Design systolic_top, start of the top module:
module systolic_top (
    input  logic         i_clk,
    input  logic         i_nrst,
    input  logic         i_reg_clear,
    input  logic         i_pe_en,
    input  logic         i_psum_out_en,
    input  logic [1:0]   i_mode,
    input  logic [63:0]  i_ifmap,    
    input  logic [7:0]   i_weight,
    output logic [127:0] o_ofmap     
);
Size in the first run: roughly 310 flip-flops, about 210 I/O pins, ~56000 µm² of cells after synthesis.
==> flow/config.mk <==
export PLATFORM = sky130hd
export DESIGN_NAME = systolic_top
export DESIGN_NICKNAME = systolic_top
export VERILOG_FILES = /design/flow/design.v
export SDC_FILE = /design/flow/constraint.sdc
export NUM_CORES = 4
export LEC_CHECK = 0
export CAP_MARGIN = 10
export CELL_PAD_IN_SITES_DETAIL_PLACEMENT = 0
export CELL_PAD_IN_SITES_GLOBAL_PLACEMENT = 0
export CORE_ASPECT_RATIO = 0.5
export CORE_MARGIN = 2
export CORE_UTILIZATION = 72
export CTS_CLUSTER_SIZE = 77
export GPL_TIMING_DRIVEN = 1
export MAX_ROUTING_LAYER = met4
export PLACE_DENSITY_LB_ADDON = 0.01
export SETUP_SLACK_MARGIN = 1.73
export SLEW_MARGIN = 20
==> flow/constraint.sdc <==
create_clock -name core_clock -period 5.95 [get_ports {i_clk}]
set_input_delay 1.1900 -clock core_clock [delete_from_list [all_inputs] [get_ports {i_clk}]]
set_output_delay 1.1900 -clock core_clock [all_outputs]
set_load 0.01 [all_outputs]
run.sh (not shown) runs the stock make flow with config.mk's settings and CLKGATE_MAP_FILE=.
The starting point ended with an error in clock tree synthesis (4_1_cts) on DPL-0038.
==> next run, changes <==
- ABC_AREA: not set -> 1
- CORE_ASPECT_RATIO: 0.5 -> not set
- CTS_CLUSTER_SIZE: 77 -> 72
- HOLD_SLACK_MARGIN: not set -> 0.27
Effect: The new run died in clock tree synthesis (4_1_cts); area after synthesis climbs by 5.7%; synthesized cell count climbs by 27%; die area climbs by 5.4%.
==> next run, changes <==
- ABC_AREA: 1 -> not set
- CAP_MARGIN: 10 -> 20
- CELL_PAD_IN_SITES_GLOBAL_PLACEMENT: 0 -> 2
- CORE_UTILIZATION: 72 -> 44
- CTS_CLUSTER_SIZE: 72 -> not set
- HOLD_SLACK_MARGIN: 0.27 -> not set
- PLACE_DENSITY_LB_ADDON: 0.01 -> 0.07
- SETUP_SLACK_MARGIN: 1.73 -> not set
After rerunning: This time the run completed and failed the layout checks on negative setup slack; synthesized area is lower by 5.4%; die size is higher by 54%; synthesized cell count is lower by 21%.

* * *

== build 84 ==
Starting RTL as in the previous note.
export LEC_CHECK = 0
export CAP_MARGIN = 20
export CORE_MARGIN = 2
export CORE_UTILIZATION = 55
export CTS_CLUSTER_DIAMETER = 41
export SETUP_SLACK_MARGIN = 1.06
export SLEW_MARGIN = 20
export TNS_END_PERCENT = 5
create_clock -name core_clock -period 6.39 [get_ports {i_clk}]
Build 84 finished every stage; the final checks, however, were not passed, the failures being negative setup slack.
The following lists how build 45 was set up differently from build 84:
# build 84
export LEC_CHECK = 0
export CAP_MARGIN = 20
export CORE_MARGIN = 2
export CORE_UTILIZATION = 55
export CTS_CLUSTER_DIAMETER = 41
export SETUP_SLACK_MARGIN = 1.06
export SLEW_MARGIN = 20
export TNS_END_PERCENT = 5
create_clock -name core_clock -period 6.39 [get_ports {i_clk}]
# build 45
export LEC_CHECK = 0
export CAP_MARGIN = 20
export CORE_MARGIN = 2
export CORE_UTILIZATION = 72
export CTS_CLUSTER_DIAMETER = 80
export PLACE_DENSITY = 0.36
export SLEW_MARGIN = 20
create_clock -name core_clock -period 7.83 [get_ports {i_clk}]
==> results <==
- Build 45 got as far as global routing, where a tool error ended the run.
- Half-perimeter wire length after placement, build 45 vs build 84: up by a few percent
- The number of instances resized during post-cts repair in build 45 was higher than what build 84 gave.
- Cmp build 45 and build 84 / overall die area / lower: build 45
- The simple-gate share of the synthesized area of build 84 and that of build 45 are within noise of each other.
#### Input delta (build 98 over build 45)
# build 45
export LEC_CHECK = 0
export CAP_MARGIN = 20
export CORE_MARGIN = 2
export CORE_UTILIZATION = 72
export CTS_CLUSTER_DIAMETER = 80
export PLACE_DENSITY = 0.36
export SLEW_MARGIN = 20
create_clock -name core_clock -period 7.83 [get_ports {i_clk}]
# build 98
export LEC_CHECK = 0
export CAP_MARGIN = 20
export CORE_MARGIN = 2
export CORE_UTILIZATION = 57
export SLEW_MARGIN = 20
create_clock -name core_clock -period 5.44 [get_ports {i_clk}]
### Flow results
Comparing build 98 against build 45, there is no change at all in synthesized area. There was hardly any difference in number of cells produced by synthesis between build 98 and build 45. Comparing build 98 and build 45, worst slack at placement is lower on build 98. Compared with build 45, number of placement rows in build 98 increased by more than 10%. Number of buffers created by CTS: build 98 vs build 45 up 2.7%. Against build 45, build 98 reports a post-place instance area that is higher. Post-CTS setup buffer count, build 98 vs build 45: down by more than 10%. The final report for build 98 shows a completed flow and a layout that fails verification, specifically negative setup slack. In the reports for build 98 and build 45, the larger initial standard-cell utilization of the core belongs to build 45.

* * *

Starting RTL as in the previous note.
clock: 5.95 ns
lec_check: 0
cap_margin: 20
cell_pad_in_sites_detail_placement: 0
cell_pad_in_sites_global_placement: 0
core_margin: 2
core_utilization: 72
cts_cluster_size: 17
gpl_timing_driven: 1
max_routing_layer: met4
place_density: 0.66
slew_margin: 20
The first run stopped in clock tree synthesis (DPL-0038).
Rerun with:
- ABC_AREA: unset -> 1
- CAP_MARGIN: 20 -> 10
- CELL_PAD_IN_SITES_DETAIL_PLACEMENT: 0 -> 2
- CELL_PAD_IN_SITES_GLOBAL_PLACEMENT: 0 -> 2
- CORE_ASPECT_RATIO: unset -> 1.37
- CORE_UTILIZATION: 72 -> 44
- CTS_CLUSTER_DIAMETER: unset -> 300
- CTS_CLUSTER_SIZE: 17 -> unset
- GPL_ROUTABILITY_DRIVEN: unset -> 1
- MIN_ROUTING_LAYER: unset -> met1
- PLACE_DENSITY: 0.66 -> 0.68
Outcome: With this change the flow stopped in detailed placement; die area grows by well over a third; synthesized cell count grows by a quarter to a third; area after synthesis grows by a few percent.
Rerun with:
- ABC_AREA: 1 -> unset
- CAP_MARGIN: 10 -> 20
- CELL_PAD_IN_SITES_DETAIL_PLACEMENT: 2 -> unset
- CELL_PAD_IN_SITES_GLOBAL_PLACEMENT: 2 -> unset
- CORE_ASPECT_RATIO: 1.37 -> unset
- CORE_UTILIZATION: 44 -> 66
- CTS_CLUSTER_DIAMETER: 300 -> unset
- CTS_CLUSTER_SIZE: unset -> 40
- GPL_ROUTABILITY_DRIVEN: 1 -> unset
- GPL_TIMING_DRIVEN: 1 -> unset
- MIN_ROUTING_LAYER: met1 -> unset
- PLACE_DENSITY: 0.68 -> unset
- clock period: 5.95 -> 7.79 ns (I/O delays scaled with it)
With this change the flow died in global routing with GRT-0232.
Die area falls by 37%.
Area after synthesis falls by 5.4%.
Synthesized cell count falls by 21%.
Rerun with:
- CORE_UTILIZATION: 66 -> 61
- CTS_CLUSTER_SIZE: 40 -> unset
- MAX_ROUTING_LAYER: met4 -> unset
The new run reached the layout checks and failed them: setup timing.
Synthesized area does not change.
Die area went up by a little under a tenth.
Synthesized cell count stays the same.
Rerun with:
- CORE_UTILIZATION: 61 -> 40
- clock period: 7.79 -> 10.0 ns (I/O delays scaled with it)
The new run went through all stages and came out clean.
Total power came out lower by about 40%.
Synthesized cell count does not change.
Core utilization shrinks by 39 points.
Wire length went down by 14%.
Final cell count shrinks by 7.3%.
Sequential power goes down by 23%.
Rerun with:
- ABC_AREA: unset -> 1
- CAP_MARGIN: 20 -> 35
- CELL_PAD_IN_SITES_DETAIL_PLACEMENT: unset -> 0
- CORE_MARGIN: 2 -> 3
- CORE_UTILIZATION: 40 -> 38
- CTS_CLUSTER_DIAMETER: unset -> 77
- CTS_CLUSTER_SIZE: unset -> 72
- GPL_ROUTABILITY_DRIVEN: unset -> 1
- MAX_ROUTING_LAYER: unset -> met4
- MIN_ROUTING_LAYER: unset -> met1
- PLACE_DENSITY_LB_ADDON: unset -> 0.21
- TNS_END_PERCENT: unset -> 65
Power grows by about 14%. Register-to-register slack is worse by 0.22 ns. Sequential cell count stays the same.

* * *

Setup of try-amber:
systolic_top again, from the RTL that the note above started with.
// systolic_top
module systolic_top (
    input  logic         i_clk,
    input  logic         i_nrst,
    input  logic         i_reg_clear,
    input  logic         i_pe_en,
    input  logic         i_psum_out_en,
    input  logic [1:0]   i_mode,
    input  logic [63:0]  i_ifmap,    
    input  logic [7:0]   i_weight,
    output logic [127:0] o_ofmap     
);
    systolic_array #(
        .DATA_WIDTH(8),
        .WIDTH(1),
        .HEIGHT(8)
    ) systolic_array_inst (
        .i_clk(i_clk),
        .i_nrst(i_nrst),
        .i_mode(i_mode),
        .i_reg_clear(i_reg_clear),
        .i_pe_en(i_pe_en),
        .i_psum_out_en(i_psum_out_en),
        .i_ifmap(i_ifmap),
        .i_weight(i_weight),
        .o_ofmap(o_ofmap)
    );
endmodule
make LEC_CHECK=0 CAP_MARGIN=20 CORE_MARGIN=2 CORE_UTILIZATION=66 CTS_CLUSTER_SIZE=34 SLEW_MARGIN=20 finish   # period 7.69 ns
As the logs show, try-amber stopped at global routing after a tool error, so it never reached the end of the flow.
Edits applied to the flow inputs when going from try-amber to try-quartz:
Settings: removing CTS_CLUSTER_SIZE (formerly 34); changing CORE_UTILIZATION from 66 to 65; changing the clock period (ns, I/O delays scaled along) from 7.69 to 7.83.
==> results <==
Although try-quartz finished all stages, its layout failed final checks on capacitance limit, slew limit, setup timing. try-quartz and try-amber ended up with nearly the same TritonCTS buffer count. The run showing the greater final HPWL from detailed placement is try-quartz. From try-amber to try-quartz the numbers moved as follows: post-cts gate resize count fell 41; die size rose about 1.5%.
What try-zinc does differently from try-quartz at the input level:
Settings: CORE_UTILIZATION: 65 -> 72; TNS_END_PERCENT: unset -> 10; CTS_CLUSTER_DIAMETER: unset -> 66.
[summary]
- Seen in the log of try-zinc: GRT-0116 during global routing, after which the run never completed.
- Per the comparison of try-zinc with try-quartz, floorplan die width decreased by 15 um relative to the old numbers, area of the core region decreased by 9.5% relative to the old numbers, synthesized cell count closely matched the old numbers.
- Between try-zinc and try-quartz, the buffer levels on the longest clock path does not differ in any meaningful way.
### try-zinc -> try-pepper
Settings: CORE_UTILIZATION changed from 72 to 23; TNS_END_PERCENT removed (was 10); CTS_CLUSTER_DIAMETER removed (was 66); the clock period (ns, I/O delays scaled along) changed from 7.83 to 9.65.
[summary]
Of try-zinc and try-pepper, only try-pepper finishes the flow clean.
The initial core utilization in try-pepper sits 49 points below the value recorded for try-zinc.
try-zinc -> try-pepper: adder-cell share of the synthesized area delta 0, exact match
Die size | try-pepper above try-zinc
Compared to try-zinc, try-pepper has core box area 0.17 mm^2 higher.
Power figures rest on the tool's default switching activity, not on a simulated workload.
